### design.v
`timescale 1ns / 1ps
module alu_top(
    input             clk,
    input      [31:0] a_in,
    input      [31:0] b_in,
    input      [3:0]  aluc_in,
    output reg [31:0] r_out,
    output reg        zero_out,
    output reg        overflow_out
    );
    reg  [31:0] a_q, b_q;
    reg  [3:0]  aluc_q;
    wire [31:0] r;
    wire        zero, overflow;
    alu u_alu(.a(a_q), .b(b_q), .overflow(overflow), .zero(zero), .r(r), .aluc(aluc_q));
    always @(posedge clk) begin
        a_q          <= a_in;
        b_q          <= b_in;
        aluc_q       <= aluc_in;
        r_out        <= r;
        zero_out     <= zero;
        overflow_out <= overflow;
    end
endmodule

`timescale 1ns / 1ps
module alu(
    input [31:0]a,
    input [31:0]b,
    output overflow,
    output zero,
    output [31:0]r,
    input [3:0] aluc   
    );
    parameter Add    =    3'b000;     
    parameter Addu    =    3'b010;     
    parameter Sub    =     3'b001;     
    parameter Subu    =    3'b011;     
    parameter And    =    3'b100;     
    parameter Or    =    3'b101;     
    parameter Xor    =    3'b110;     
	 parameter Lui1    =    3'b111;     
	 wire signed [31:0] sa=a,sb=b;
	 reg [32:0]result;
always@(*)begin
        case(aluc)
            Addu: begin
                result=a+b;
            end
            Subu: begin
                result=a-b;
            end
            Add: begin
                result=sa+sb;
            end
            Sub: begin
                result=sa-sb;
            end
            And: begin
                result=a&b;
            end
            Or: begin
                result=a|b;
            end
            Xor: begin
                result=a^b;
            end
            Lui1: begin
				result = {b[15:0], 16'b0};
				end
            default:
                result=a+b;
        endcase
    end
    assign r=result[31:0];
    assign zero=(r==32'b0)?1:0;
    assign overflow=result[32];
endmodule
### run.sh
#!/bin/bash
# the make line also repeats each setting of config.mk as NAME=value (left out here)
make -C /OpenROAD-flow-scripts/flow DESIGN_CONFIG=/design/flow/config.mk WORK_HOME=/design/flow/orfs CLKGATE_MAP_FILE= finish
### constraint.sdc
create_clock -name core_clock -period 6.29 [get_ports {clk}]
set_input_delay 1.2580 -clock core_clock [delete_from_list [all_inputs] [get_ports {clk}]]
set_output_delay 1.2580 -clock core_clock [all_outputs]
set_load 0.01 [all_outputs]
### config.mk
export PLATFORM = sky130hd
export DESIGN_NAME = alu_top
export DESIGN_NICKNAME = alu_top
export VERILOG_FILES = /design/flow/design.v
export SDC_FILE = /design/flow/constraint.sdc
export NUM_CORES = 4
export LEC_CHECK = 0
export CAP_MARGIN = 20
export CORE_MARGIN = 2
export CORE_UTILIZATION = 40
export SLEW_MARGIN = 20
==> results of run 1 <==
metrics by stage:
step	cells	worst slack, ps	hold slack, ps
4_1_cts	1501	170.5	748.0
5_1_grt	1501	8.485	774.1
3_5_place_dp	1485	236.2	736.8
6_report	1501	454.1	758.7
3_3_place_gp	1485	548.7	736.5
2_1_floorplan	1117	200.9	666.0
area by class of cell:
cell class	instances	share of cell area, %
multi-input cells	877	60.63
clock inverters	6	0.5188
inverters	90	3.113
well taps	285	3.286
clock buffers	10	2.202
flip-flops and latches	102	18.84
repair buffers	131	11.41
metal layers:
| metal | GRT usage (%) | share of wire (%) | up-vias | wire length (um) |
|---|---|---|---|---|
| met5 | 0 | 0 | - | 0 |
| met4 | 7.995 | 2.6 | 0 | 795 |
| met3 | 3.816 | 8.0 | 48 | 2494 |
| met2 | 38.39 | 42 | 374 | 13160 |
| met1 | 37.46 | 47 | 4115 | 14630 |
| li1 | - | - | 4190 | - |
==> run notes, run 1 <==
Results of the full flow below.

Outcome:
- The run finished with no timing, DRC or antenna violations.

Floorplanning:
- The run gives the die width as approximately 160 um.
- The run gives the total I/O pin count as around 100.
- The run gives the initial standard-cell utilization of the core as approximately two fifths.
- The run gives the row count as 55.
- According to the floorplan report, the total die area is roughly 0.024 sq mm.
- The run gives the vertical die dimension as around 160 um.
- The run puts the core area at between 0.02 and 0.025 sq mm.

Logic synthesis:
- The run puts the post-synthesis area per instance at a little over 8 sq um.
- The run gives the sequential share of the synthesized area as 22.30%.
- For this run, asynchronously set or reset flops after synthesis account for 0%.
- The synthesized netlist handed to floorplanning was reported with a cell count of between 1000 and 1500.
- Of the combinational cells, the family taking the most area is AND-OR/OR-AND gates.
- The run puts the number of storage elements in the synthesis netlist at approximately 100.
- Looking at the cell usage after synthesis, the top flip-flop cell is dfxtp_1.
- The run gives the simple-gate portion of the synthesized area as ~17%.
- The run gives the fraction of synthesized cell area taken by the top area cell type as ~22%.
- For reference, full adder, half adder and majority cells occupy between 15 and 20% of the area reported after synthesis.
- The run puts the count of flip-flops with a built-in enable after synthesis at 0.
- Among all cell types in the netlist, the one instantiated most often is ha_1.
- In this run the cell area of the synthesized design comes to a little over 0.009 sq mm.
- The commonest cells after synthesis are ha_1 (128), dfxtp_1 (102), nand2_1 (91).
- The run puts the number of cell instances after yosys synthesis at around 1100.
- The run gives the number of warnings reported in the yosys synthesis log as 2.
- Yosys attributes the largest share of cell area to dfxtp_1 (22%), ha_1 (17%), xnor2_1 (8.2%).
- The run puts the area fraction in compound gates at about a fifth.
- The run gives the area of the synthesized netlist per yosys stat as around 0.0092 sq mm.
- The run gives the number of nets produced by synthesis as 1316.
- The run puts the number of distinct library cells after synthesis at about 84.
- Per the synthesis report, the dominant area consumer among library cells is dfxtp_1.
- The run puts the proportion of synthesized area in mux cells at 4.945%.
- The run gives the post-synthesis share of cell area spent on xor and xnor gates as 9.945%.

Flow run:
- The run gives the number of OpenROAD warnings as 59.
- The run reported a max-capacitance violation count of 0.

Drt:
- Per the detail_route report, vias per standard cell equal roughly 5.8.
- The run gives the sum of routed wire length over all layers as 31090 um.
- The run puts the detailed router's first-iteration violation count at roughly 820.
- The run gives the count of TritonRoute iterations in the first routing pass as 5.
- The run gives the total antenna diodes in the routed design as 0.
- The run gives the post-detailed-route count of antenna-violating nets as 0.
- For this block, the via count after detailed routing is between 8000 and 9000.
- The run gives the count of unresolved DRC violations after routing as 0.
- The run puts the routed wire length per instance at roughly 21 um.

Worst setup path:
- Along the worst path, the maximum fanout reaches 7.
- Per the timing report, the most critical flop-to-flop path finishes at zero_out.
- The run puts the buffer and inverter count on the worst path at 2.
- The timing report shows the most common cell along the critical path to be or4_1.
- On the critical path the largest part of the delay comes from simple AND/OR/NAND/NOR gates.
- The signal on the critical path passes through or3_1 > or3_1 > or3_1 > nor4_1 > buf_4 > nand4_1 > nor4_1 > buf_4 > nand2_1 > nand2_1 > xnor2_1 > ha_1 > nor3b_1 > nor4_1 > nand4b_1 > or4_1 > or4_1 > or4_1 > or4_1 > nor2_1.
- The run puts the critical path depth in cells at 20.
- STA classifies the critical path startpoint as a flop.
- The worst setup path is captured at a flop.
- For reference, the critical path is captured by zero_out.
- The worst register-to-register path begins at b_q[9].
- The run gives the maximum cell stage delay along the critical path as 550 ps.
- The critical path starts at b_q[9].
- The data required time reported for the critical path is around 6600 ps.
- The run gives the minimum setup slack among reg-to-reg paths as 450 ps.
- The data arrival time reported for the critical path is around 6100 ps.
- The setup path with the least slack is of type reg -> reg.
- The run puts the worst-case reg-to-reg path depth at 20.
- The run gives the cell with the largest stage delay on the worst path as or4_1.

Cells and area:
- The run puts the area of all sequential standard cells at 0.002044 sq mm.
- The run gives the count of nets after finishing as approximately 1400.
- The run gives the number of inserted filler cells in the final layout as about 2300.
- The run puts the multi-input logic area at roughly 0.0066 sq mm.
- The run gives the layout overhead on the synthesized area as 18.50%.
- After routing the design area is approximately 0.011 sq mm.
- The run puts the post-layout utilization of the core at roughly 48%.

Placement:
- The run gives the final estimated routing congestion in global placement as just under 1.
- The run gives the port buffer count as 102.
- The run gives the cell area after placement as 0.01054 sq mm.
- Detailed placement finished with a half-perimeter wire length of ~25000 um.

Clocking:
- The run gives the post-cts sizing count as 0.
- The run puts the TritonCTS buffer count at 9.
- TritonCTS built the clock tree.
- The run gives the clock-pin slew on the worst setup and hold paths as roughly 80 ps.
- The run puts the post-cts hold-fix buffer tally at 0.
- The clock net in this run drives a total of slightly above 100 sinks.
- CTS built an H-tree with a depth of 3.
- The clock reaches the later pin of the worst-skew pair after between 300 and 400 ps.
- In this run the post-CTS setup repair buffer count came out at 0.
- The run gives the cell at the root of the clock tree as clkbuf_16.
- The run gives the maximum buffer depth of the clock tree as 2.

Pwr:
- The run puts the power spent charging and discharging nets at 883.2 uW.
- The internal portion of the total power is ~1.5 mW.
- Power attributed to sequential cells is 777 uW.
- The run puts the maximum VDD drop at between 0.1 and 0.15 mV.
- The run puts the combinational fraction of design power at between 40% and 50%.
- Power attributed to combinational cells is about 980 uW.
- The run gives the share of total power in sequential cells as roughly 33%.
- The biggest slice of the total power is consumed by combinational logic.
- The run puts the net switching share of the total power at roughly 38%.
- The run puts the power share of the clock group at 24.8%.
- For this design the ratio of total power to cell area is around 220 mW/mm^2.
- Summed over the clock group, the power is around 580 uW.
- The run gives the total chip power as approximately 2.3 mW.
- The run gives the leakage component of the power as 4.781 nW.

Final timing:
- The run puts the final count of pins violating max slew at 0.
- The run gives the setup skew after layout as 17.23 ps.
- The final critical path takes up between 90 and 100% of the cycle.
- The run gives the maximum achievable frequency as about 170 MHz.
- The run gives the final count of negative-setup-slack endpoints as 0.
- The run gives the total count of hold-check failures in the final report as 0.
- The run puts the worst max-slew margin expressed relative to the limit at 36.76%.
- The run puts the shortest period the worst path allows at 5836 ps.
- Setup repair after global routing left no endpoint under its margin.
- Setup total negative slack on the finished layout was measured at 0 ps.
- The run puts the slew at the pin closest to its max-slew limit at between 900 and 1000 ps.

Global route:
- The first global-routing pass estimated around 47000 um of wire.
- Entering global routing, the biggest net connects 32 pins.
- The run puts the global-route total usage across every layer at around a quarter.
- The via count of the first global-routing pass came to roughly 8000.
- Global routing finished with a remaining overflow of 0.
- The run puts the number of antenna violations at the first check in global routing at 0.

Worst hold path:
- The run gives the startpoint of the worst hold path as aluc_q[1].
- STA reports the tightest min-delay check as being of type reg -> reg.
- For hold timing, the worst endpoint is r_out[28].
- The run puts the number of cells traversed by the worst hold path at 2.
==> inputs of run 2 (changes only) <==
GPL_ROUTABILITY_DRIVEN = 0   (was unset)
GPL_TIMING_DRIVEN = 0   (was unset)
PLACE_DENSITY_LB_ADDON = 0.12   (was unset)
SLEW_MARGIN = 10   (was 20)
clock period = 6.0 ns   (was 6.29 ns; I/O delays follow)
==> run notes, run 2 <==
Results of the full flow below.

Pwr:
- In this run the static leakage power is ~5 nW.
- The sequential power reported by the tool is 817 uW.
- The run puts the maximum VDD drop at between 0.1 and 0.15 mV.
- The run puts the net switching share of the total power at between 30% and 40%.
- The script extracted a net switching power of 910.9 uW.
- The run gives the total chip power as between 2 and 2.5 mW.
- The run gives the power per standard cell area as between 200 and 250 mW/mm^2.
- Looking at the group totals, the largest power group turns out to be combinational logic.
- The run gives the cell-internal power as ~1.5 mW.
- The run gives the clock network power as approximately 600 uW.
- The run puts the power share of the clock group at between 20% and 30%.
- The run gives the share of total power in sequential cells as around 34%.
- The run gives the reported combinational group power as between 1 and 1.5 mW.
- The run puts the combinational fraction of design power at 42.4%.

Worst setup path:
- The setup check on the worst reg-to-reg path leaves a slack of about 140 ps.
- The cell that appears most often on the critical path is or4_1.
- The run gives the data arrival time of the critical path as roughly 6200 ps.
- The run gives the maximum cell stage delay along the critical path as roughly 500 ps.
- In this run the critical register-to-register path is launched from aluc_q[2].
- At the worst endpoint, the required time is approximately 6300 ps.
- The signal on the critical path passes through buf_2 > nor3_4 > buf_6 > clkbuf_8 > nand2_1 > buf_4 > mux2i_4 > fa_1 > nand3_2 > a21oi_1 > o211ai_1 > nand3b_1 > o31ai_1 > o21ai_1 > a311o_1 > a31o_2 > or4_1 > or4_1 > nor2_1.
- The run gives the critical path depth in cells as 19.
- The worst setup path is captured at a flop.
- Max fanout on the critical path was recorded as 10.
- In this run the worst setup path begins at aluc_q[2].
- The run puts the worst-case reg-to-reg path depth at 19.
- The setup path with the least slack is of type reg -> reg.
- The run gives the critical path's top delay family as AND-OR/OR-AND gates.
- For the worst reg-to-reg path, the endpoint reported by OpenROAD is zero_out.
- The run gives the buffer and inverter count on the worst path as 4.
- Per the STA report, the cell with the highest stage delay on the worst path is or4_1.
- The run gives the sort of element at the start of the critical path as a flop.
- The most critical setup path has its endpoint at zero_out.

Flow run:
- The run gives the number of OpenROAD warnings as roughly 59.
- Max-cap violations in this run came to 0.

Placement:
- The run gives the cell area after placement as 0.01054 sq mm.
- The wire-length estimate of the detail-placed layout is roughly 25000 um.
- The run puts the port buffer count at ~100.
- The run puts the worst slack at placement at -2192 ps.

Clocking:
- The run puts the clock-pin slew on the worst setup and hold paths at ~70 ps.
- The run gives the count of H-tree levels built during CTS as 3.
- The run gives the maximum buffer depth of the clock tree as 2.
- The run puts the TritonCTS buffer count at 9.
- CTS saw between 100 and 150 sinks.
- For the worst-skew pair, the clock arrives at the later sink with an insertion delay of between 300 and 400 ps.
- Hold repair after CTS inserted 0 buffers.
- The cell sitting at the root of the clock tree is a clkbuf_16.
- The run gives the clock tree from TritonCTS as done.

Worst hold path:
- The run gives the class of the most critical hold timing path as reg -> reg.
- The run gives the number of cells traversed by the worst hold path as 3.
- The run gives the endpoint of the worst hold path as overflow_out.
- Per the hold report, the tightest min-delay path originates at a_q[31].

Global route:
- The global route stage reports its total congestion overflow as 0.
- The run puts the via count of the first global-routing pass at 8122.
- The run puts the global-route wire length before repair at roughly 47000 um.
- The run gives the maximum number of pins on one net before global-route repair as 20.
- The run puts the global-route total usage across every layer at about a quarter.
- The run gives the number of antenna violations at the first check in global routing as 1.

Logic synthesis:
- The run gives the number of cell instances after yosys synthesis as about 1100.
- The synthesized design contains 0 enable-type register cells.
- The warning tally printed by Yosys for this design is 2.
- The run puts the number of storage elements in the synthesis netlist at a little over 100.
- By count the netlist is led by ha_1 (128), dfxtp_1 (102), nand2_1 (91).
- The cell type that accounts for the most area after synthesis is dfxtp_1.
- The cell count after synthesis came out at 1117.
- The synthesis report lists the most area-consuming cells as dfxtp_1 (22%), ha_1 (17%), xnor2_1 (8.2%).
- The synthesized netlist devotes 21.39% of its cell area to compound gates.
- Yosys shows that the main logic family after synthesis is AND-OR/OR-AND gates.
- Summing every instance area after synthesis gives 0.009159 sq mm.
- The run gives the simple-gate portion of the synthesized area as 17.46%.
- The run gives the post-synthesis area per instance as between 8 and 9 sq um.
- The run puts the area of the synthesized netlist per yosys stat at about 0.009 sq mm.
- The cell-mix breakdown from Yosys lists the XOR/XNOR area share as approximately 9.9%.
- The run puts the proportion of synthesized area in mux cells at under 10%.
- The synthesized netlist contains ~84 unique library cells.
- Per Yosys stat, the portion of area used by sequential elements is 22.30%.
- The run gives the commonest register cell after synthesis as dfxtp_1.
- After Yosys synthesis, full adders, half adders and majority gates account for about 18% of the synthesized area.
- The run puts the fraction of registers with async set or reset after synthesis at 0%.
- The run gives the top cell type by instance count after synthesis as ha_1.
- The run puts the number of nets produced by synthesis at between 1000 and 1500.
- The run gives the fraction of synthesized cell area taken by the top area cell type as 22.30%.

Final timing:
- The most critical hold endpoint after final layout shows a slack of 807.0 ps.
- The run puts the final count of negative-setup-slack endpoints at 0.
- The run gives the final worst setup slack as between 100 and 150 ps.
- The run puts the shortest period the worst path allows at 5856 ps.
- The run gives the slew at the pin closest to its max-slew limit as approximately 980 ps.
- The run gives the post-route fraction of the period consumed by the critical path as 97.61%.
- The run puts the total count of hold-check failures in the final report at 0.
- The run puts the setup skew after layout at ~8.5 ps.
- The slew check shows that the tightest pin keeps a relative margin of 34.35%.
- The run gives the final count of pins violating max slew as 0.
- The run puts the maximum achievable frequency at roughly 170 MHz.

Drt:
- The run gives the sum of routed wire length over all layers as ~31000 um.
- The run gives the detailed router's first-iteration violation count as between 800 and 900.
- The run gives the count of unresolved DRC violations after routing as 0.
- The run gives the total antenna diodes in the routed design as 0.
- The run puts the total vias in the final route at 8827.
- The run puts the routed length on met3 at roughly 2600 um.
- The run gives the uppermost metal layer occupied by signal nets as met5.
- In the log, the iteration count for the first detailed-route pass is 5.
- The run puts the post-detailed-route count of antenna-violating nets at 0.
- The run gives the length of routed wiring on met1 as approximately 15000 um.
- The run gives the average via count per standard cell as 5.788.
- The run gives the met2 layer wire length in the routed design as between 10000 and 15000 um.
- After detailed routing, the average wire length per cell comes to between 20 and 25 um.

Floorplanning:
- The run puts the die width at around 160 um.
- The report lists the number of standard-cell rows as approximately 55.
- The run gives the vertical die dimension as between 150 and 200 um.
- The run gives the total I/O pin count as 103.
- The run gives the initial standard-cell utilization of the core as about two fifths.
- The chip occupies about 0.024 sq mm.
- The run gives the core area as 0.02257 sq mm.

Cells and area:
- The run gives the count of nets after finishing as 1434.
- The run gives the layout overhead on the synthesized area as 22.51%.
- The run gives the cell area after layout as 0.01122 sq mm.

Outcome:
- The flow ran to the end and the layout has no timing, DRC or antenna violations.
-- run 2: stage by stage --
step,TNS [ps],instances,utilization [%]
5_1_grt,-19.44,1525,49.71
4_1_cts,0,1525,49.28
3_3_place_gp,-15480,1504,46.69
6_report,0,1525,49.71
3_5_place_dp,-13710,1504,46.69
2_1_floorplan,0,1117,-
-- run 2: repair_timing --
item / in CTS / in global routing
setup endpoints to repair: 19 / 1
buffers inserted: 13 / 3
pin swaps: 20 / 11
gates resized: 66 / 22
-- run 2: cell type report --
| type | instances | area [sq um] |
|---|---|---|
| fillers | 2206 | 11350 |
| multi-input cells | 877 | 6804 |
| flip-flops and latches | 102 | 2057 |
| repair buffers | 118 | 1141 |
| well taps | 285 | 356.6 |
| inverters | 90 | 337.8 |
| clock buffers | 10 | 239.0 |
| plain buffers | 37 | 230.2 |
| clock inverters | 6 | 55.05 |
-- run 2: per-layer routing --
layer / GRT usage, % / vias to the layer above
met5: 0 / -
met4: 7.077 / 2
met3: 4.986 / 48
met2: 38.98 / 389
met1: 37.77 / 4139
li1: - / 4249
==> inputs of run 3 (changes only) <==
CAP_MARGIN = 40   (was 20)
CORE_UTILIZATION = 72   (was 40)
CTS_CLUSTER_DIAMETER = 93   (was unset)
CTS_CLUSTER_SIZE = 20   (was unset)
GPL_ROUTABILITY_DRIVEN = unset   (was 0)
GPL_TIMING_DRIVEN = unset   (was 0)
PLACE_DENSITY = 0.8   (was unset)
PLACE_DENSITY_LB_ADDON = unset   (was 0.12)
SETUP_SLACK_MARGIN = -0.05   (was unset)
SLEW_MARGIN = 40   (was 10)
clock period = 5.5 ns   (was 6.0 ns; I/O delays follow)
==> run notes, run 3 <==
Results of the full flow below.

Final timing:
- Setup repair after global routing could not meet its margin everywhere.
- The run gives the post-route fraction of the period consumed by the critical path as 107.8%.
- The run puts the shortest period the worst path allows at around 5900 ps.
- Looking at the max-slew report, the worst-margin pin has a slew of 1023 ps.
- Headroom to the max-slew limit came out at approximately a third.
- Timing would allow up to between 150 and 200 MHz.
- The run puts the final count of pins violating max slew at 0.
- From the final report, the count of setup violators was given as 1.
- The run puts the total count of hold-check failures in the final report at 0.
- The run gives the setup skew after layout as 12.73 ps.
- The run gives the final worst setup slack as -427.3 ps.

Cells and area:
- Between the synthesized netlist and the finished layout, the area growth was recorded as 21.97%.
- The run puts the count of nets after finishing at about 1400.
- The run puts the number of inserted filler cells in the final layout at about 640.
- The run gives the cell area after layout as about 0.011 sq mm.
- The run puts the post-layout utilization of the core at 89.24%.
- For this run, the number of standard cells in the final layout without fillers is ~1400.
- The run puts the area of all sequential standard cells at roughly 0.002 sq mm.
- The run puts the multi-input logic area at about 0.0068 sq mm.

Logic synthesis:
- The run gives the fraction of synthesized cell area taken by the top area cell type as approximately 22%.
- The run puts the share of synthesized cell area in full adder, half adder and majority cells at roughly 18%.
- Summing the areas of all and, or, nand and nor instances in the mapped netlist gives ~17% of the synthesized area.
- The cell type that accounts for the most area after synthesis is dfxtp_1.
- The run gives the sequential share of the synthesized area as ~22%.
- The most used flip-flop cell after synthesis is dfxtp_1.
- The run puts the post-synthesis share of cell area spent on xor and xnor gates at 9.945%.
- The run gives the number of storage elements in the synthesis netlist as between 100 and 150.
- In the synthesized netlist, the cells that appear most often are ha_1 (128), dfxtp_1 (102), nand2_1 (91).
- The run gives the post-synth design cell area as just over 0.009 sq mm.
- The run gives the main kind of combinational logic by area as AND-OR/OR-AND gates.
- The run puts the number of cell instances after yosys synthesis at roughly 1100.
- The run puts the post-synthesis area per instance at 8.199 sq um.
- Warnings reported by Yosys during synthesis add up to 2.
- Of all flip-flops after synthesis, the portion carrying an async set or reset was 0%.
- Per the post-synthesis report, the nets total around 1300.
- Counting flops with a built-in enable in the synthesized netlist gives 0.
- Yosys attributes the largest share of cell area to dfxtp_1 (22%), ha_1 (17%), xnor2_1 (8.2%).
- The synthesized netlist contains ~84 unique library cells.
- For reference, the mux area share after synthesis is 4.945%.
- According to the Yosys statistics, the synthesized design has a chip area of a little over 0.009 sq mm.
- The run gives the top cell type by instance count after synthesis as ha_1.
- The run puts the area fraction in compound gates at a little over a fifth.
- The run gives the number of cells produced by synthesis as between 1000 and 1500.

Worst setup path:
- The run gives the cell type with the highest occurrence count on the critical path as or3_4.
- The worst setup path is of the reg -> reg kind.
- The run gives the end point of the critical path as zero_out.
- The run gives the endpoint of the worst register-to-register path as zero_out.
- The worst setup path is captured at a flop.
- The run puts the critical path depth in cells at 18.
- The run gives the sort of element at the start of the critical path as a flop.
- The run puts the critical-path maximum fanout at 4.
- In this design, the stage delay of the slowest critical-path cell is approximately 530 ps.
- The report lists the cells along the critical path as or3_4 > or3_4 > or3_4 > nor4_4 > nand4_1 > nor4_4 > nand2_1 > nand2_1 > xnor2_1 > ha_2 > nor3b_2 > nor4_2 > nand4b_1 > or4_1 > or4_4 > or4_4 > or4_1 > nor2_1.
- Grouping stages by cell kind, the critical path spends the most delay in simple AND/OR/NAND/NOR gates.
- The run gives the startpoint of the most critical setup path as b_q[10].
- The launch point of the worst register-to-register path is recorded as b_q[10].
- The run gives the data arrival time of the critical path as 6230 ps.
- Looking at the critical path, the single cell with the biggest stage delay is or4_1.
- The run puts the buffer and inverter count on the worst path at 0.
- Data on the critical path is required at its endpoint by 5800 ps.
- The run gives the minimum setup slack among reg-to-reg paths as -430 ps.
- STA shows the worst reg2reg path with a cell count of 18.

Floorplanning:
- The run gives the total I/O pin count as 103.
- The run gives the initial standard-cell utilization of the core as between 70% and 80%.
- According to the floorplan report, the die width is about 120 um.
- The run gives the core area as 0.01252 sq mm.
- The run puts the vertical die dimension at 116.8 um.
- The report lists the number of standard-cell rows as 41.
- The chip occupies between 0.01 and 0.015 sq mm.

Pwr:
- The run puts the leakage component of the power at 4.994 nW.
- The run gives the clock network power as 653 uW.
- The run puts the cell-internal power at approximately 1.7 mW.
- The run gives the share of total power in sequential cells as between 30% and 40%.
- The run gives the maximum VDD drop as a little over 0.3 mV.
- The run puts the reported combinational group power at approximately 1.2 mW.
- The largest share of the power goes to combinational logic.
- The run gives the power per standard cell area as 248.0 mW/mm^2.
- For this design the total switching power over the nets is approximately 1.1 mW.
- Sequential cells consume a total of 893 uW.
- The run gives the power share of the clock group as around a quarter.
- The run gives the combinational fraction of design power as between 40% and 50%.
- The run gives the net switching share of the total power as around 40%.

Drt:
- The run gives the count of unresolved DRC violations after routing as 0.
- The run puts the total vias in the final route at a little over 10000.
- The run gives the routed wire length per instance as approximately 25 um.
- The run gives the average via count per standard cell as a little over 7.
- The run puts the detailed router's first-iteration violation count at around 1800.
- The run puts the post-detailed-route count of antenna-violating nets at 0.
- The run puts the sum of routed wire length over all layers at ~35000 um.
- The run gives the count of TritonRoute iterations in the first routing pass as 9.

Worst hold path:
- The endpoint of the worst hold path is reported as r_out[3].
- The run gives the number of cells traversed by the worst hold path as 3.
- The run gives the class of the most critical hold timing path as reg -> reg.
- The run gives the startpoint of the worst hold path as aluc_q[1].

Global route:
- The first global-routing pass estimated 50150 um of wire.
- The run gives the via count of the first global-routing pass as approximately 9500.
- The run gives the global-route congestion overflow total as 0.
- The run puts the number of antenna violations at the first check in global routing at 2.
- Entering global routing, the biggest net connects 47 pins.
- Summed over all routing layers, the global router reports a total usage of a little under 50%.

Clocking:
- The run gives the count of H-tree levels built during CTS as 3.
- The run gives the maximum buffer depth of the clock tree as 2.
- The run gives the clock-pin slew on the worst setup and hold paths as roughly 80 ps.
- The run puts the total clock sinks at ~100.
- The run gives the TritonCTS buffer count as 9.
- The later pin in the worst-skew pair is clocked with a latency of roughly 380 ps.
- The run puts the post-cts hold-fix buffer tally at 0.
- TritonCTS built the clock tree.
- Per the CTS log, the root buffer master is clkbuf_16.

Placement:
- The run gives the cell total after placement as 1399.
- The run gives the port buffer count as between 100 and 150.
- The run gives the cell area after placement as between 0.01 and 0.015 sq mm.
- The run gives the final estimated routing congestion in global placement as between 1 and 1.5.
- The run gives the HPWL after detailed placement as ~24000 um.

Outcome:
- The run finished, with violations left.
- Failing layout checks were recorded as negative setup slack.

Flow run:
- The run puts the number of OpenROAD warnings at 63.
- The run puts the tally of max-capacitance violations at 0.
==> run 3: cell type report <==
class                      instances  share of cell area (%)
clock buffer                       9                   2.016
antenna                            2                 0.04480
timing repair buffer             169                   13.68
clock inverter                     6                  0.5040
sequential                       102                   18.32
inverter                          90                   3.024
multi-input combinational        877                   60.48
tap                              172                   1.927
==> run 3: stage by stage <==
stage                     setup slack (ps)  hold slack [ps]  TNS, ps  power [mW]
after floorplan                     -18.27            666.0   -18.27       1.586
after global placement               164.9            741.3        0       1.970
after detailed placement            -38.71            739.4   -38.71       2.006
after CTS                           -46.58            765.1   -46.58       2.649
after global routing                -550.3            801.5   -550.3       2.854
final                               -427.3            813.0   -427.3       2.770
==> run 3: repair_timing <==
| item | 4_1_cts | 5_1_grt |
|---|---|---|
| endpoints found under the setup margin | 1 | 1 |
| resized | 7 | 38 |
| buffers inserted | 0 | 11 |
| pin swaps | 0 | 22 |
| hold endpoints to repair | 0 | 0 |
==> run 3: metal layers <==
metal	track usage (%)	vias to the layer above	wire [um]
li1	-	4279	-
met1	60.49	4639	11910
met2	74.07	1070	14600
met3	14.42	363	5814
met4	29.02	2	3066
met5	0	-	15
==> inputs of run 4 (changes only) <==
CAP_MARGIN = 20   (was 40)
CORE_UTILIZATION = 71   (was 72)
CTS_CLUSTER_DIAMETER = unset   (was 93)
CTS_CLUSTER_SIZE = 15   (was 20)
HOLD_SLACK_MARGIN = 0.29   (was unset)
PLACE_DENSITY = unset   (was 0.8)
PLACE_DENSITY_LB_ADDON = 0.24   (was unset)
SETUP_SLACK_MARGIN = -0.41   (was -0.05)
SLEW_MARGIN = 20   (was 40)
clock period = 4.48 ns   (was 5.5 ns; I/O delays follow)
==> run notes, run 4 <==
Notes from the flow run.

Logic synthesis:
- Among the non-sequential cells, AND-OR/OR-AND gates take the most area.
- The run gives the post-synthesis share of cell area spent on xor and xnor gates as around a tenth.
- The run gives the number of warnings reported in the yosys synthesis log as 2.
- The run gives the number of storage elements in the synthesis netlist as 102.
- The synthesis report names the predominant flop master as dfxtp_1.
- The run puts the sequential share of the synthesized area at about 22%.
- Of the post-synthesis cell area, the dominant cell type holds ~22%.
- The run gives the number of cells produced by synthesis as 1117.
- The stat command in Yosys gives a chip area of a little over 0.009 sq mm.
- In the post-synthesis netlist, the biggest area contributors are dfxtp_1 (22%), ha_1 (17%), xnor2_1 (8.2%).
- The run gives the proportion of synthesized area in mux cells as under 10%.
- In the synthesized netlist, the cells that appear most often are ha_1 (128), dfxtp_1 (102), nand2_1 (91).
- Per the synthesis report, the dominant area consumer among library cells is dfxtp_1.
- The run gives the share of synthesized cell area in full adder, half adder and majority cells as between 15 and 20%.
- The cell area that synthesis handed to floorplanning was a little over 0.009 sq mm.
- The run gives the top cell type by instance count after synthesis as ha_1.
- The run gives the fraction of registers with async set or reset after synthesis as 0%.
- The run gives the number of nets produced by synthesis as between 1000 and 1500.
- The synthesized netlist was found by Yosys to have 1117 cells.
- The run gives the area fraction in compound gates as roughly a fifth.
- The post-synth count of flops with an enable pin is 0.
- The run gives the number of distinct library cells after synthesis as between 80 and 90.
- The run gives the post-synthesis area per instance as between 8 and 9 sq um.
- In this run, the synthesized area fraction spent on and/or/nand/nor cells is recorded as around 17%.

Floorplanning:
- The run puts the initial standard-cell utilization of the core at between 70% and 80%.
- The die covers 0.01382 sq mm.
- The floorplan step set the die height to between 100 and 150 um.
- In this run the core area contains between 40 and 50 standard-cell rows.
- The run gives the die width as approximately 120 um.
- Per the OpenROAD floorplan log, the area of the core is 0.01262 sq mm.
- In this run the count of I/O pins placed on the die edge is slightly above 100.

Placement:
- The run gives the cell total after placement as between 1500 and 2000.
- The run gives the HPWL after detailed placement as 33700 um.
- The run gives the worst slack at placement as -1212 ps.
- The run gives the final estimated routing congestion in global placement as about 1.1.
- In this run the tool buffered the top-level ports with about 100 buffer cells.

Outcome:
- The run stopped with a tool error.
- It got as far as clock tree synthesis and failed there.
- The tool reported: "[ERROR DPL-0038] Utilization greater than 100%, impossible to legalize".
==> run 4: metrics by stage <==
| stage | total power [mW] | utilization (%) | cell area (sq um) |
|---|---|---|---|
| floorplan | 1.961 | - | 9295 |
| global placement | 2.721 | 96.49 | 12180 |
| detailed placement | 2.886 | 96.49 | 12180 |
==> inputs of run 5 (changes only) <==
CAP_MARGIN = 5   (was 20)
CELL_PAD_IN_SITES_DETAIL_PLACEMENT = 1   (was unset)
CELL_PAD_IN_SITES_GLOBAL_PLACEMENT = 2   (was unset)
CORE_UTILIZATION = 65   (was 71)
CTS_CLUSTER_DIAMETER = 41   (was unset)
CTS_CLUSTER_SIZE = unset   (was 15)
GPL_TIMING_DRIVEN = 0   (was unset)
HOLD_SLACK_MARGIN = unset   (was 0.29)
MAX_ROUTING_LAYER = met4   (was unset)
PLACE_DENSITY = 0.51   (was unset)
PLACE_DENSITY_LB_ADDON = unset   (was 0.24)
SETUP_SLACK_MARGIN = unset   (was -0.41)
clock period = 8.82 ns   (was 4.48 ns; I/O delays follow)
==> run notes, run 5 <==
Notes from the flow run.

Outcome:
- The flow did not finish.
- It got as far as global placement without I/O and failed there.
- The first error in the log reads "[ERROR GPL-0301] Utilization 119.110 % exceeds 100%".

Logic synthesis:
- The cell-mix breakdown from Yosys lists the simple-gate area share as between 10% and 20%.
- The run gives the area of the synthesized netlist per yosys stat as 0.009159 sq mm.
- The synthesized netlist devotes ~18% of its cell area to adder and majority cells.
- The most common cell in the synthesized netlist is ha_1.
- Of the post-synthesis cell area, the dominant cell type holds roughly 22%.
- Per the Yosys statistics, synthesis produced 1117 cells.
- Yosys mapped the design onto approximately 84 distinct sky130hd cell types.
- The run puts the count of flip-flops with a built-in enable after synthesis at 0.
- The run puts the number of nets produced by synthesis at around 1300.
- The run gives the number of warnings reported in the yosys synthesis log as 2.
- Looking at area per cell type in the netlist, the leader is dfxtp_1.
- The run puts the post-synthesis share of cell area spent on xor and xnor gates at 9.945%.
- The run gives the main kind of combinational logic by area as AND-OR/OR-AND gates.
- After synthesis, the most frequently instantiated cells are ha_1 (128), dfxtp_1 (102), nand2_1 (91).
- The run puts the post-synth design cell area at 0.009159 sq mm.
- The run puts the fraction of registers with async set or reset after synthesis at 0%.
- Yosys reports the multiplexer fraction of the synthesized area as slightly below 5%.
- The run puts the sequential share of the synthesized area at 22.30%.
- In the post-synthesis netlist, the biggest area contributors are dfxtp_1 (22%), ha_1 (17%), xnor2_1 (8.2%).
- Looking at the cell usage after synthesis, the top flip-flop cell is dfxtp_1.
- After synthesis, the mean cell area works out to between 8 and 9 sq um.
- The run puts the area fraction in compound gates at 21.39%.
- Yosys reported a register bit count of between 100 and 150.
- After technology mapping, the gate count stands at around 1100.

Floorplanning:
- The run gives the initial standard-cell utilization of the core as between 60% and 70%.
- The run gives the row count as about 43.
- The run gives the core area as between 0.01 and 0.015 sq mm.
- The run gives the die width as 122.7 um.
- The run gives the vertical die dimension as about 120 um.
- The floorplan step defined a die boundary enclosing approximately 0.015 sq mm.
==> inputs of run 6 (changes only) <==
CAP_MARGIN = 20   (was 5)
CELL_PAD_IN_SITES_DETAIL_PLACEMENT = 2   (was 1)
CELL_PAD_IN_SITES_GLOBAL_PLACEMENT = 0   (was 2)
CORE_ASPECT_RATIO = 1.27   (was unset)
CORE_UTILIZATION = 40   (was 65)
CTS_CLUSTER_DIAMETER = unset   (was 41)
CTS_CLUSTER_SIZE = 79   (was unset)
GPL_ROUTABILITY_DRIVEN = 0   (was unset)
GPL_TIMING_DRIVEN = 1   (was 0)
MAX_ROUTING_LAYER = unset   (was met4)
MIN_ROUTING_LAYER = met2   (was unset)
PLACE_DENSITY = 0.86   (was 0.51)
TNS_END_PERCENT = 95   (was unset)
clock period = 7.44 ns   (was 8.82 ns; I/O delays follow)
==> run notes, run 6 <==
Notes from the flow run.

Global route:
- The run gives the global-route congestion overflow total as about 330.
- Summed over all routing layers, the global router reports a total usage of a little under nine tenths.

Logic synthesis:
- The run puts the post-synthesis share of cell area spent on xor and xnor gates at 9.945%.
- The synthesis run identifies the leading combinational cell family as AND-OR/OR-AND gates.
- Looking at the gate-level netlist, the highest instance count belongs to ha_1.
- The run gives the number of storage elements in the synthesis netlist as around 100.
- The run puts the fraction of registers with async set or reset after synthesis at 0%.
- The run puts the area of the synthesized netlist per yosys stat at a little over 0.009 sq mm.
- The run puts the number of nets produced by synthesis at 1316.
- The run gives the count of flip-flops with a built-in enable after synthesis as 0.
- The run puts the fraction of synthesized cell area taken by the top area cell type at ~22%.
- The run gives the share of synthesized cell area in full adder, half adder and majority cells as between 15 and 20%.
- The cell-mix breakdown from Yosys lists the compound-gate area share as approximately a fifth.
- The run gives the number of distinct library cells after synthesis as ~84.
- Sequential cells were found to cover between 20% and 30% of the synthesized design area.
- By count the netlist is led by ha_1 (128), dfxtp_1 (102), nand2_1 (91).
- In the synthesized netlist, mux cells make up under 10% of the area.
- The commonest register cell is dfxtp_1.
- The cell type that accounts for the most area after synthesis is dfxtp_1.
- The run gives the number of cell instances after yosys synthesis as about 1100.
- The cell count after synthesis came out at 1117.
- The run puts the post-synth design cell area at approximately 0.009 sq mm.
- The run gives the post-synthesis area per instance as between 8 and 9 sq um.
- The synthesis report lists the most area-consuming cells as dfxtp_1 (22%), ha_1 (17%), xnor2_1 (8.2%).
- The run puts the number of warnings reported in the yosys synthesis log at 2.
- After Yosys synthesis, and, or, nand and nor cells account for roughly 17% of the synthesized area.

Clocking:
- In this run the clock root is driven by a clkbuf_16.
- The run puts the count of H-tree levels built during CTS at 3.
- The run puts the total clock sinks at around 100.
- The run puts the TritonCTS buffer count at 9.
- The run puts the maximum buffer depth of the clock tree at 2.
- Post-CTS timing repair inserted 0 buffers for setup.

Placement:
- The run gives the port buffer count as 102.
- The HPWL after detailed placement is ~46000 um.
- The run gives the cell area after placement as 0.01037 sq mm.
- The run puts the worst slack at placement at -92.39 ps.

Outcome:
- The flow did not finish.
- The first error in the log reads "[ERROR GRT-0116] Global routing finished with congestion. Check the congestion regions in the DRC Viewer".
- The run gives the stage where the flow stopped as global routing.

Floorplanning:
- The floorplan report gives the top-level pin count as between 100 and 150.
- Per the OpenROAD floorplan log, the height of the die is 174.5 um.
- The run puts the overall chip area at around 0.024 sq mm.
- The run gives the die width as around 140 um.
- According to the floorplan report, the placeable core area is roughly 0.023 sq mm.
- The run gives the row count as between 60 and 70.
- The run puts the initial standard-cell utilization of the core at between 40% and 50%.
## run 6: timing repair
item,CTS
gates resized,1
hold buffers,0
setup endpoints to repair,1
hold endpoints to repair,0
## run 6: metal layers
metal  GRT usage, %  GRT overflow
met1              -             -
met2          89.03           123
met3          90.25           109
met4          76.23            76
met5          71.05            24
## run 6: metrics by stage
step                hold slack [ps]  std cells
CTS                           847.5       1481
detailed placement            826.6       1465
global placement              786.4       1465
floorplan                     666.0       1117
==> inputs of run 7 (changes only) <==
CELL_PAD_IN_SITES_DETAIL_PLACEMENT = unset   (was 2)
CELL_PAD_IN_SITES_GLOBAL_PLACEMENT = 3   (was 0)
CORE_ASPECT_RATIO = unset   (was 1.27)
CORE_UTILIZATION = 25   (was 40)
CTS_CLUSTER_SIZE = 88   (was 79)
GPL_ROUTABILITY_DRIVEN = 1   (was 0)
GPL_TIMING_DRIVEN = unset   (was 1)
PLACE_DENSITY = unset   (was 0.86)
PLACE_DENSITY_LB_ADDON = 0.0   (was unset)
SETUP_SLACK_MARGIN = -0.94   (was unset)
TNS_END_PERCENT = 25   (was 95)
clock period = 10.1 ns   (was 7.44 ns; I/O delays follow)
==> run notes, run 7 <==
Results of the full flow below.

Final timing:
- The run puts the shortest period the worst path allows at around 7900 ps.
- Per the final report, max-transition violations number 0.
- The run puts the worst hold slack at around 800 ps.
- For reference, the final report shows the hold violation count at 0.
- The clock arrives with roughly 18 ps of skew.
- The run gives the slew at the pin closest to its max-slew limit as around 1100 ps.
- In the final timing run, aggregate negative setup slack is 0 ps.
- The run puts the final count of negative-setup-slack endpoints at 0.
- The run puts the post-route fraction of the period consumed by the critical path at about 80%.
- Setup repair after global routing left no endpoint under its margin.
- The run gives the worst max-slew margin expressed relative to the limit as just under 30%.
- The run gives the maximum achievable frequency as approximately 130 MHz.

Clocking:
- The run puts the clock-pin slew on the worst setup and hold paths at around 90 ps.
- The run gives the post-cts sizing count as 0.
- Per the CTS log, the buffer count on the longest clock path is 2.
- TritonCTS built the clock tree.
- The run gives the total setup buffers inserted after CTS as 0.
- The run gives the cell at the root of the clock tree as clkbuf_16.
- The run puts the clock latency on the worst-skew pair at ~400 ps.
- The run puts the post-cts hold-fix buffer tally at 0.
- The run puts the TritonCTS buffer count at 9.
- The run puts the total clock sinks at between 100 and 150.
- The run puts the count of H-tree levels built during CTS at 3.

Pwr:
- The run gives the reported combinational group power as 645 uW.
- The run gives the power group with the highest consumption as combinational logic.
- The run puts the net switching share of the total power at 40.62%.
- The run gives the cell-internal power as slightly above 900 uW.
- Per report_power, the combinational group accounts for roughly two fifths of the total.
- The clock network burns 26.5% of the power.
- The worst VDD IR drop from the latest analysis is ~0.13 mV.
- The run gives the clock network power as about 410 uW.
- The run puts the power consumed by sequential cells at about 500 uW.
- The power report attributes to the sequential group a share of 31.9%.
- The run gives the power per standard cell area as between 100 and 150 mW/mm^2.
- The run puts the leakage component of the power at between 4 and 5 nW.
- The run puts the power spent charging and discharging nets at roughly 630 uW.

Logic synthesis:
- For this run, asynchronously set or reset flops after synthesis account for 0%.
- The run puts the number of storage elements in the synthesis netlist at 102.
- The run gives the area of the synthesized netlist per yosys stat as 0.009159 sq mm.
- The synthesis run identifies the leading combinational cell family as AND-OR/OR-AND gates.
- The run puts the sequential share of the synthesized area at between 20% and 30%.
- The run puts the number of nets produced by synthesis at approximately 1300.
- By instance count, the leading cell after synthesis is ha_1.
- The run gives the fraction of synthesized cell area taken by the top area cell type as roughly 22%.
- Per the synth stats, the flop cell with the highest instance count is dfxtp_1.
- The run gives the post-synthesis share of cell area spent on xor and xnor gates as 9.945%.
- Multiplexer cells account for under 10% of the synthesized area.
- Ranked by instance count, the synthesized netlist is headed by ha_1 (128), dfxtp_1 (102), nand2_1 (91).
- The run puts the number of cells produced by synthesis at about 1100.
- After synthesis, the cell types taking the most area are dfxtp_1 (22%), ha_1 (17%), xnor2_1 (8.2%).
- The run puts the simple-gate portion of the synthesized area at around 17%.
- The run puts the number of cell instances after yosys synthesis at between 1000 and 1500.
- The largest total area in the synthesized netlist belongs to dfxtp_1.
- The run puts the post-synth design cell area at 0.009159 sq mm.
- Per the synthesis report, the AND-OR/OR-AND share of the synthesized area is between 20% and 30%.
- The run gives the share of synthesized cell area in full adder, half adder and majority cells as 17.92%.
- Yosys mapped a number of flops with a built-in enable equal to 0.
- The run gives the number of distinct library cells after synthesis as ~84.
- The run puts the number of warnings reported in the yosys synthesis log at 2.
- The run puts the post-synthesis area per instance at 8.199 sq um.

Cells and area:
- The run puts the cell area after layout at 0.01096 sq mm.
- The run puts the final non-filler cell total at approximately 1700.
- The run puts the count of nets after finishing at between 1000 and 1500.
- The run puts the layout overhead on the synthesized area at 19.71%.

Global route:
- The run puts the global-route total usage across every layer at between 30% and 40%.
- Entering global routing, the biggest net connects roughly 47 pins.
- The run puts the global-route wire length before repair at between 60000 and 70000 um.
- The run puts the number of antenna violations at the first check in global routing at 1.
- After global routing the overflow that remains totals 0.
- The run gives the via count of the first global-routing pass as between 10000 and 15000.

Outcome:
- The run finished with no timing, DRC or antenna violations.

Placement:
- The run puts the cell area after placement at approximately 0.011 sq mm.
- The run gives the HPWL after detailed placement as approximately 33000 um.
- Per the gpl log, the routability congestion estimate is a little over 0.9.
- The run puts the cell total after placement at between 1500 and 2000.
- Port buffering added 102 buffers.

Worst setup path:
- For flop-to-flop paths, the worst setup slack is approximately 2200 ps.
- STA classifies the critical path startpoint as a flop.
- The run gives the end point of the critical path as zero_out.
- The run gives the critical path's top delay family as simple AND/OR/NAND/NOR gates.
- On the worst path, the slowest cell contributes a delay of 640 ps.
- The run gives the data arrival time of the critical path as between 8000 and 9000 ps.
- The run gives the required time at the worst-slack endpoint as 10430 ps.
- The endpoint identified for the worst register-to-register timing path is zero_out.
- The launch point of the worst register-to-register path is recorded as b_q[2].
- The run puts the critical path depth in cells at 20.
- The run gives the startpoint of the most critical setup path as b_q[2].
- The run gives the buffer and inverter count on the worst path as 0.
- The setup path with the least slack is of type reg -> reg.
- The report shows a maximum critical-path fanout of 7.
- The run gives the cell with the largest stage delay on the worst path as or4_1.
- STA classifies the critical path endpoint as a flop.
- The report lists the cells along the critical path as nor3_1 > nand3_1 > nor3_1 > nand2_1 > nor3_1 > nand4_1 > nor3_1 > nand4_1 > nor4_1 > nor2_1 > xnor2_1 > ha_1 > nor3b_1 > nor4_1 > nand4b_1 > or4_1 > or4_1 > or4_1 > or4_1 > nor2_1.
- The run gives the worst-case reg-to-reg path depth as 20.

Drt:
- The run gives the post-detailed-route count of antenna-violating nets as 0.
- The run puts the detailed router's first-iteration violation count at approximately 1500.
- The run gives the routed wire length per instance as 25.56 um.
- The run gives the total vias in the final route as approximately 12000.
- The run gives the met2 layer wire length in the routed design as roughly 20000 um.
- The run puts the sum of routed wire length over all layers at around 43000 um.
- The run puts the count of unresolved DRC violations after routing at 0.
- The run gives the average via count per standard cell as 7.224.
- The run gives the count of TritonRoute iterations in the first routing pass as 8.
- The run puts the routed length on met3 at ~20000 um.
- The run gives the uppermost metal layer occupied by signal nets as met5.
- The run puts the length of routed wiring on met1 at 0 um.

Worst hold path:
- The startpoint identified for the worst hold timing path is a_q[31].
- The report gives the cell count of the worst hold path as 3.
- The worst hold path terminates at overflow_out.
- According to the hold report, the worst path is of the reg -> reg type.

Flow run:
- The run puts the number of OpenROAD warnings at 59.
- The run gives the tally of max-capacitance violations as 0.

Floorplanning:
- Before placement the cells fill between 20% and 30% of the core.
- The run gives the row count as 70.
- The chip occupies between 0.03 and 0.04 sq mm.
- The run gives the die width as 195.4 um.
- The run gives the core area as between 0.03 and 0.04 sq mm.
- The run gives the vertical die dimension as a little under 200 um.
- The floorplan report gives the top-level pin count as around 100.
[run 7: stage by stage]
step | utilization (%) | total power [mW] | setup WS, ps
6_report | 30.17 | 1.551 | 2190
5_1_grt | 30.17 | 1.640 | 1590
4_1_cts | 30.10 | 1.540 | 2489
3_5_place_dp | 29.22 | 1.123 | 2503
3_3_place_gp | 29.22 | 1.137 | 2264
2_1_floorplan | - | 0.8631 | 4011
[run 7: routing by layer]
metal | track usage, % | vias up
met5 | 12.90 | -
met4 | 4.608 | 16
met3 | 50.78 | 238
met2 | 36.71 | 3533
met1 | - | 4135
li1 | - | 4114
[run 7: area by class of cell]
class	count	area (sq um)
Multi-Input combinational cell	877	6585
Antenna cell	3	7.507
Clock buffer	9	225.2
Timing Repair Buffer	110	1081
Clock inverter	7	97.59
Inverter	90	337.8
Fill cell	3919	25380
Sequential cell	102	2044
Tap cell	468	585.6
==> inputs of run 8 (changes only) <==
ABC_AREA = 1   (was unset)
CELL_PAD_IN_SITES_GLOBAL_PLACEMENT = unset   (was 3)
CORE_UTILIZATION = 59   (was 25)
CTS_CLUSTER_SIZE = 100   (was 88)
GPL_ROUTABILITY_DRIVEN = unset   (was 1)
MIN_ROUTING_LAYER = unset   (was met2)
PLACE_DENSITY_LB_ADDON = unset   (was 0.0)
SETUP_SLACK_MARGIN = unset   (was -0.94)
TNS_END_PERCENT = unset   (was 25)
clock period = 3.17 ns   (was 10.1 ns; I/O delays follow)
==> run notes, run 8 <==
Notes from the flow run.

Global route:
- The run puts the global-route congestion overflow total at around 150.
- Global routing used between 70% and 80% of the available tracks across all layers.

Placement:
- The final weighted congestion recorded by global placement is 1.057.
- Once placement completed, the tool counted placed cells totaling 2288.
- As logged by OpenROAD, the buffers inserted on ports number 102.
- The run puts the HPWL after detailed placement at around 34000 um.
- The run gives the cell area after placement as between 0.01 and 0.015 sq mm.

Logic synthesis:
- The run gives the number of storage elements in the synthesis netlist as around 100.
- The run gives the count of flip-flops with a built-in enable after synthesis as 0.
- The run gives the cell type with the highest aggregate area in the netlist as dfxtp_1.
- The synthesis run shows the most used standard cells to be nand2_1 (502), inv_1 (291), nor2_1 (180).
- The run gives the proportion of synthesized area in mux cells as 0%.
- Post-synth the commonest register cell is dfxtp_1.
- The run puts the sequential share of the synthesized area at ~20%.
- The synthesis stats list as the most numerous cell nand2_1.
- The run puts the fraction of registers with async set or reset after synthesis at 0%.
- Synthesis produced a netlist whose cell count is between 1500 and 2000.
- The run puts the simple-gate portion of the synthesized area at approximately two fifths.
- By area the synthesized netlist is led by dfxtp_1 (20%), nand2_1 (18%), ha_1 (16%).
- The run gives the number of distinct library cells after synthesis as 37.
- Yosys stat counts 1728 cells in the synthesized netlist.
- The chip area line in the Yosys stat output reads a little over 0.01 sq mm.
- The run puts the number of nets produced by synthesis at about 1900.
- The run puts the post-synthesis area per instance at 5.959 sq um.
- The run puts the post-synthesis share of cell area spent on xor and xnor gates at roughly 2.6%.
- The run puts the area fraction in compound gates at between 10% and 20%.
- The run gives the main kind of combinational logic by area as simple AND/OR/NAND/NOR gates.
- The run puts the share of synthesized cell area in full adder, half adder and majority cells at around 16%.
- The run puts the fraction of synthesized cell area taken by the top area cell type at around a fifth.
- The run puts the number of warnings reported in the yosys synthesis log at 2.
- The run gives the post-synth design cell area as roughly 0.010 sq mm.

Floorplanning:
- The run gives the core area as about 0.017 sq mm.
- The run gives the row count as ~48.
- According to the floorplan report, the total die area is between 0.015 and 0.02 sq mm.
- The run gives the die width as 136.1 um.
- The run gives the vertical die dimension as between 100 and 150 um.
- During I/O placement, the number of pins put on the boundary was 103.
- The run puts the initial standard-cell utilization of the core at between 50% and 60%.

Outcome:
- The run ended at global routing.
- The first error in the log reads "[ERROR GRT-0232] Routing congestion too high. Check the congestion heatmap in the GUI".
- The run stopped with a tool error.

Clocking:
- Per the CTS log, the maximum H-tree level is 3.
- The run gives the maximum buffer depth of the clock tree as 2.
- The run gives the total clock sinks as ~100.
- Clock tree synthesis selected as its root buffer the cell clkbuf_16.
- The run puts the TritonCTS buffer count at 9.
- In this run, post-CTS hold repair placed 0 buffers.
run 8: through the flow:
step                      utilization [%]  power, mW  setup WS (ps)
after CTS                           86.58      5.140         -487.9
after global placement              78.88      3.720         -869.0
after detailed placement            78.88      3.801         -960.0
after floorplan                         -      2.656         -25.93
run 8: repair_timing:
| item | 4_1_cts |
|---|---|
| setup endpoints to repair | 24 |
| pin swaps | 112 |
| resized | 250 |
| setup buffers | 25 |
run 8: layer usage:
| layer | global-route usage [%] | overflow |
|---|---|---|
| met1 | 76.39 | 1 |
| met2 | 96.59 | 101 |
| met3 | 64.58 | 0 |
| met4 | 85.36 | 51 |
| met5 | 31.39 | 0 |
==> inputs of run 9 (changes only) <==
ABC_AREA = unset   (was 1)
CELL_PAD_IN_SITES_DETAIL_PLACEMENT = 2   (was unset)
CELL_PAD_IN_SITES_GLOBAL_PLACEMENT = 0   (was unset)
CORE_ASPECT_RATIO = 1.24   (was unset)
CORE_MARGIN = 8   (was 2)
CORE_UTILIZATION = 64   (was 59)
CTS_CLUSTER_SIZE = unset   (was 100)
PLACE_DENSITY_LB_ADDON = 0.2   (was unset)
SETUP_SLACK_MARGIN = 1.56   (was unset)
TNS_END_PERCENT = 15   (was unset)
clock period = 6.5 ns   (was 3.17 ns; I/O delays follow)
==> run notes, run 9 <==
Notes from the flow run.

Floorplanning:
- The floorplan step records an initial core utilization of approximately 66%.
- The initialized floorplan defines between 40 and 50 standard-cell rows.
- The run gives the overall chip area as around 0.018 sq mm.
- The run gives the die width as approximately 120 um.
- The run puts the core area at around 0.014 sq mm.
- The die is approximately 150 um tall.
- The run gives the total I/O pin count as around 100.

Logic synthesis:
- The run puts the number of warnings reported in the yosys synthesis log at 2.
- The run puts the number of storage elements in the synthesis netlist at between 100 and 150.
- For reference, the top cells by count after synthesis are ha_1 (128), dfxtp_1 (102), nand2_1 (91).
- The run gives the count of flip-flops with a built-in enable after synthesis as 0.
- The run puts the fraction of synthesized cell area taken by the top area cell type at between 20% and 30%.
- The run puts the post-synthesis share of cell area spent on xor and xnor gates at roughly 9.9%.
- The run puts the sequential share of the synthesized area at 22.30%.
- The run puts the number of nets produced by synthesis at roughly 1300.
- The most used flip-flop cell after synthesis is dfxtp_1.
- Per the post-synthesis stats, the area per cell is 8.199 sq um.
- The run gives the area of the synthesized netlist per yosys stat as between 0.009 and 0.01 sq mm.
- Of the post-synthesis cell area, the part taken by muxes is about 4.9%.
- The cell type that accounts for the most area after synthesis is dfxtp_1.
- The run puts the number of distinct library cells after synthesis at 84.
- The run gives the area fraction in compound gates as between 20% and 30%.
- The run gives the main kind of combinational logic by area as AND-OR/OR-AND gates.
- In this run, the synthesized area fraction spent on and/or/nand/nor cells is recorded as 17.46%.
- The run gives the number of cells produced by synthesis as ~1100.
- The run gives the post-synth design cell area as just over 0.009 sq mm.
- The run gives the number of cell instances after yosys synthesis as 1117.
- The run puts the fraction of registers with async set or reset after synthesis at 0%.
- The run gives the top cell type by instance count after synthesis as ha_1.
- After synthesis, the cell types taking the most area are dfxtp_1 (22%), ha_1 (17%), xnor2_1 (8.2%).
- The run gives the share of synthesized cell area in full adder, half adder and majority cells as around 18%.

Outcome:
- The run stopped with a tool error.
- The run gives the stage where the flow stopped as detailed placement.
- The tool reported: "[ERROR DPL-0033] detailed placement checks failed during check placement".

Placement:
- The run gives the port buffer count as just over 100.
- The run puts the final estimated routing congestion in global placement at between 1 and 1.5.
-- run 9: stage by stage --
| stage | setup slack, ps | power [mW] |
|---|---|---|
| global placement | 780.0 | 1.675 |
| floorplan | 1454 | 1.352 |
==> inputs of run 10 (changes only) <==
CAP_MARGIN = 0   (was 20)
CELL_PAD_IN_SITES_DETAIL_PLACEMENT = unset   (was 2)
CELL_PAD_IN_SITES_GLOBAL_PLACEMENT = unset   (was 0)
CORE_ASPECT_RATIO = unset   (was 1.24)
CORE_MARGIN = 2   (was 8)
CORE_UTILIZATION = 72   (was 64)
CTS_CLUSTER_DIAMETER = 62   (was unset)
CTS_CLUSTER_SIZE = 20   (was unset)
PLACE_DENSITY = 0.66   (was unset)
PLACE_DENSITY_LB_ADDON = unset   (was 0.2)
SETUP_SLACK_MARGIN = unset   (was 1.56)
TNS_END_PERCENT = unset   (was 15)
clock period = 5.37 ns   (was 6.5 ns; I/O delays follow)
==> run notes, run 10 <==
Results of the full flow below.

Pwr:
- The run puts the net switching share of the total power at roughly two fifths.
- The run puts the clock network power at between 600 and 700 uW.
- The run puts the combinational fraction of design power at a little over two fifths.
- Per report_power, the Sequential row totals 910 uW.
- In the power breakdown, the biggest contributor is combinational logic.
- Combinational cells consume a total of approximately 1.2 mW.
- The run gives the power share of the clock group as between 20% and 30%.
- Per the OpenROAD power report, leakage power amounts to 5.030 nW.
- The share of total power dissipated in sequential elements is about a third.
- Internal power comes to approximately 1.7 mW.
- In this run the power spent charging and discharging nets is ~1.1 mW.
- The run puts the maximum VDD drop at between 0.2 and 0.25 mV.
- The report lists the power per cell area as approximately 250 mW/mm^2.

Final timing:
- The run puts the maximum achievable frequency at roughly 180 MHz.
- The run gives the final worst setup slack as -337.0 ps.
- The run gives the final count of pins violating max slew as 0.
- The run gives the total count of hold-check failures in the final report as 0.
- Hold is met by between 700 and 800 ps.
- The run gives the shortest period the worst path allows as 5707 ps.
- In the final run the clock tree shows a worst skew of 12.96 ps.
- The run puts the slew at the pin closest to its max-slew limit at about 1100 ps.
- The run gives the final count of negative-setup-slack endpoints as 1.
- The run gives the summed negative setup slack over all endpoints as -337.0 ps.
- The run puts the post-route fraction of the period consumed by the critical path at 106.3%.
- Setup repair after global routing could not meet its margin everywhere.
- The run gives the worst max-slew margin expressed relative to the limit as 27.62%.

Worst setup path:
- Setup slack on the worst reg-to-reg path comes out at -340 ps.
- The run gives the critical path's top delay family as simple AND/OR/NAND/NOR gates.
- The run puts the critical-path maximum fanout at 5.
- For the worst reg-to-reg path, the startpoint reported by OpenROAD is b_q[1].
- Counting stages on the worst path, the most repeated cell is or4_1.
- Per STA, the worst path is made up of nor3_4 > nand3_2 > nor3_2 > nand2_1 > nor3_2 > buf_4 > nand4_1 > nor3_2 > buf_4 > nand4_1 > nor4_4 > nor2_1 > xnor2_1 > ha_1 > nor3b_2 > nor4_2 > nand4b_1 > or4_1 > or4_1 > or4_1 > or4_1 > nor2_1.
- The run puts the worst-case reg-to-reg path depth at 22.
- The run gives the end point of the critical path as zero_out.
- The run puts the critical path depth in cells at 22.
- The timing report notes that buffer and inverter cells on the critical path total 2.
- On the worst path, the slowest cell contributes a delay of 540 ps.
- On the critical path the data arrives at 6010 ps.
- The run gives the cell with the largest stage delay on the worst path as or4_1.
- The run gives the startpoint of the most critical setup path as b_q[1].
- STA classifies the critical path endpoint as a flop.
- STA lists the endpoint of the worst register-to-register path as zero_out.
- The worst setup path is of the reg -> reg kind.
- The OpenROAD report gives the critical path a required time of approximately 5700 ps.
- The worst setup path is launched from a flop.

Logic synthesis:
- The run puts the fraction of registers with async set or reset after synthesis at 0%.
- The run gives the post-synth design cell area as 0.009159 sq mm.
- The commonest cells after synthesis are ha_1 (128), dfxtp_1 (102), nand2_1 (91).
- Per the post-synthesis stats, the area per cell is between 8 and 9 sq um.
- Synthesis inferred between 100 and 150 register bits.
- The cell type that accounts for the most area after synthesis is dfxtp_1.
- Of the combinational cells, the family taking the most area is AND-OR/OR-AND gates.
- The run puts the number of cells produced by synthesis at 1117.
- The main area contributors are dfxtp_1 (22%), ha_1 (17%), xnor2_1 (8.2%).
- Counting every net in the synthesized netlist gives between 1000 and 1500.
- The run gives the share of synthesized cell area in full adder, half adder and majority cells as approximately 18%.
- The run puts the number of cell instances after yosys synthesis at about 1100.
- The run gives the simple-gate portion of the synthesized area as approximately 17%.
- The run puts the number of distinct library cells after synthesis at 84.
- Of the total synthesized cell area, the portion taken by XOR and XNOR cells is approximately a tenth.
- For this run, the number of Yosys warnings is 2.
- Sorting the synthesis cell report by count puts at the top ha_1.
- The run gives the fraction of synthesized cell area taken by the top area cell type as about 22%.
- The run gives the area of the synthesized netlist per yosys stat as around 0.0092 sq mm.
- The run puts the count of flip-flops with a built-in enable after synthesis at 0.
- The synthesis report names the predominant flop master as dfxtp_1.
- The run puts the area fraction in compound gates at a little over a fifth.
- The run puts the sequential share of the synthesized area at 22.30%.
- For reference, the mux area share after synthesis is approximately 4.9%.

Drt:
- The run gives the post-detailed-route count of antenna-violating nets as 0.
- The run puts the count of unresolved DRC violations after routing at 0.
- The run gives the total vias in the final route as 9952.
- The run puts the sum of routed wire length over all layers at 32710 um.
- The run puts the average via count per standard cell at ~7.
- The first TritonRoute pass finished after 8 iterations.
- The run gives the routed wire length per instance as ~23 um.
- For this block, the initial DRC count from the detailed router was around 1500.

Clocking:
- Looking at the clock tree report, the root buffer type is clkbuf_16.
- The run gives the clock latency on the worst-skew pair as about 380 ps.
- The run gives the total clock sinks as ~100.
- Counting the buffers created by CTS gives 9.
- The run gives the clock tree from TritonCTS as done.
- The run puts the post-cts hold-fix buffer tally at 0.
- The run gives the count of H-tree levels built during CTS as 3.
- The run gives the maximum buffer depth of the clock tree as 2.
- The run puts the clock-pin slew on the worst setup and hold paths at about 80 ps.

Global route:
- For this run, global-route usage on met2 was measured as between 70% and 80%.
- The run puts the global-route wire length before repair at between 40000 and 50000 um.
- The run gives the highest-utilization routing layer at the global route stage as met2.
- The via count of the first global-routing pass is a little over 9000.
- The run puts the global-route total usage across every layer at a little under half.
- The run puts the global-route congestion overflow total at 0.
- Global routing consumed, on the met3 layer, a little over an eighth of the routing resources.
- met1 track demand over resource after global routing is roughly 60%.
- The run puts the number of antenna violations at the first check in global routing at 2.
- Entering global routing, the biggest net connects 37 pins.

Flow run:
- The run puts the tally of max-capacitance violations at 0.
- The run gives the number of OpenROAD warnings as roughly 63.

Floorplanning:
- The run puts the initial standard-cell utilization of the core at 73.17%.
- The total area inside the core boundary comes to between 0.01 and 0.015 sq mm.
- Pin placement for this block handled about 100 I/O pins.
- The run gives the vertical die dimension as about 120 um.
- The run puts the row count at around 40.
- The floorplan step set the die width to roughly 120 um.
- The run puts the overall chip area at roughly 0.014 sq mm.

Worst hold path:
- The run gives the startpoint of the worst hold path as aluc_q[0].
- The run puts the number of cells traversed by the worst hold path at 2.
- The path with the worst hold slack has its endpoint at r_out[4].
- The most critical min-delay path falls under reg -> reg.

Placement:
- The run gives the final estimated routing congestion in global placement as 1.127.
- The run puts the HPWL after detailed placement at ~24000 um.
- Port buffering added a little over 100 buffers.
- The detailed placer reported the number of placed instances as 1413.
- The run gives the cell area after placement as between 0.01 and 0.015 sq mm.

Outcome:
- The run did not pass the layout checks because of negative setup slack.
- The flow ran to the end, but the layout failed its checks.

Cells and area:
- The run gives the number of inserted filler cells in the final layout as ~640.
- The run gives the count of nets after finishing as roughly 1500.
- The run gives the final non-filler cell total as 1438.
- The layout report lists the combined flip-flop and latch area as about 0.0021 sq mm.
- The layout report lists the multi-input gate area as about 0.0067 sq mm.
- The run puts the post-layout utilization of the core at slightly below 90%.
- After routing the design area is between 0.01 and 0.015 sq mm.
- The run gives the layout overhead on the synthesized area as 22.09%.
run 10: routing by layer:
layer  up-vias  routed length [um]
met5         -                   0
met4         0                2598
met3       258                4817
met2       941               13640
met1      4467               11660
li1       4286                   -
run 10: area by class of cell:
class / count / share of cell area (%)
multi-input cells: 877 / 59.76
flip-flops and latches: 102 / 18.34
repair buffers: 179 / 14.30
inverters: 90 / 3.021
clock buffers: 10 / 2.048
well taps: 172 / 1.925
clock inverters: 6 / 0.5595
diodes: 2 / 0.04476
run 10: timing repair:
action                     CTS  global route
pin swaps                    1            20
setup endpoints to repair    1             2
gates cloned                 0             0
buffers inserted             0             7
gates resized               12            16
run 10: per-stage QoR:
step | power (mW) | worst slack [ps]
global placement | 2.033 | 154.8
detailed placement | 2.073 | -228.2
global route | 2.935 | -428.2
CTS | 2.743 | -70.52
finish | 2.827 | -337.0
floorplan | 1.626 | 29.05
Power and IR drop assume default switching activity.
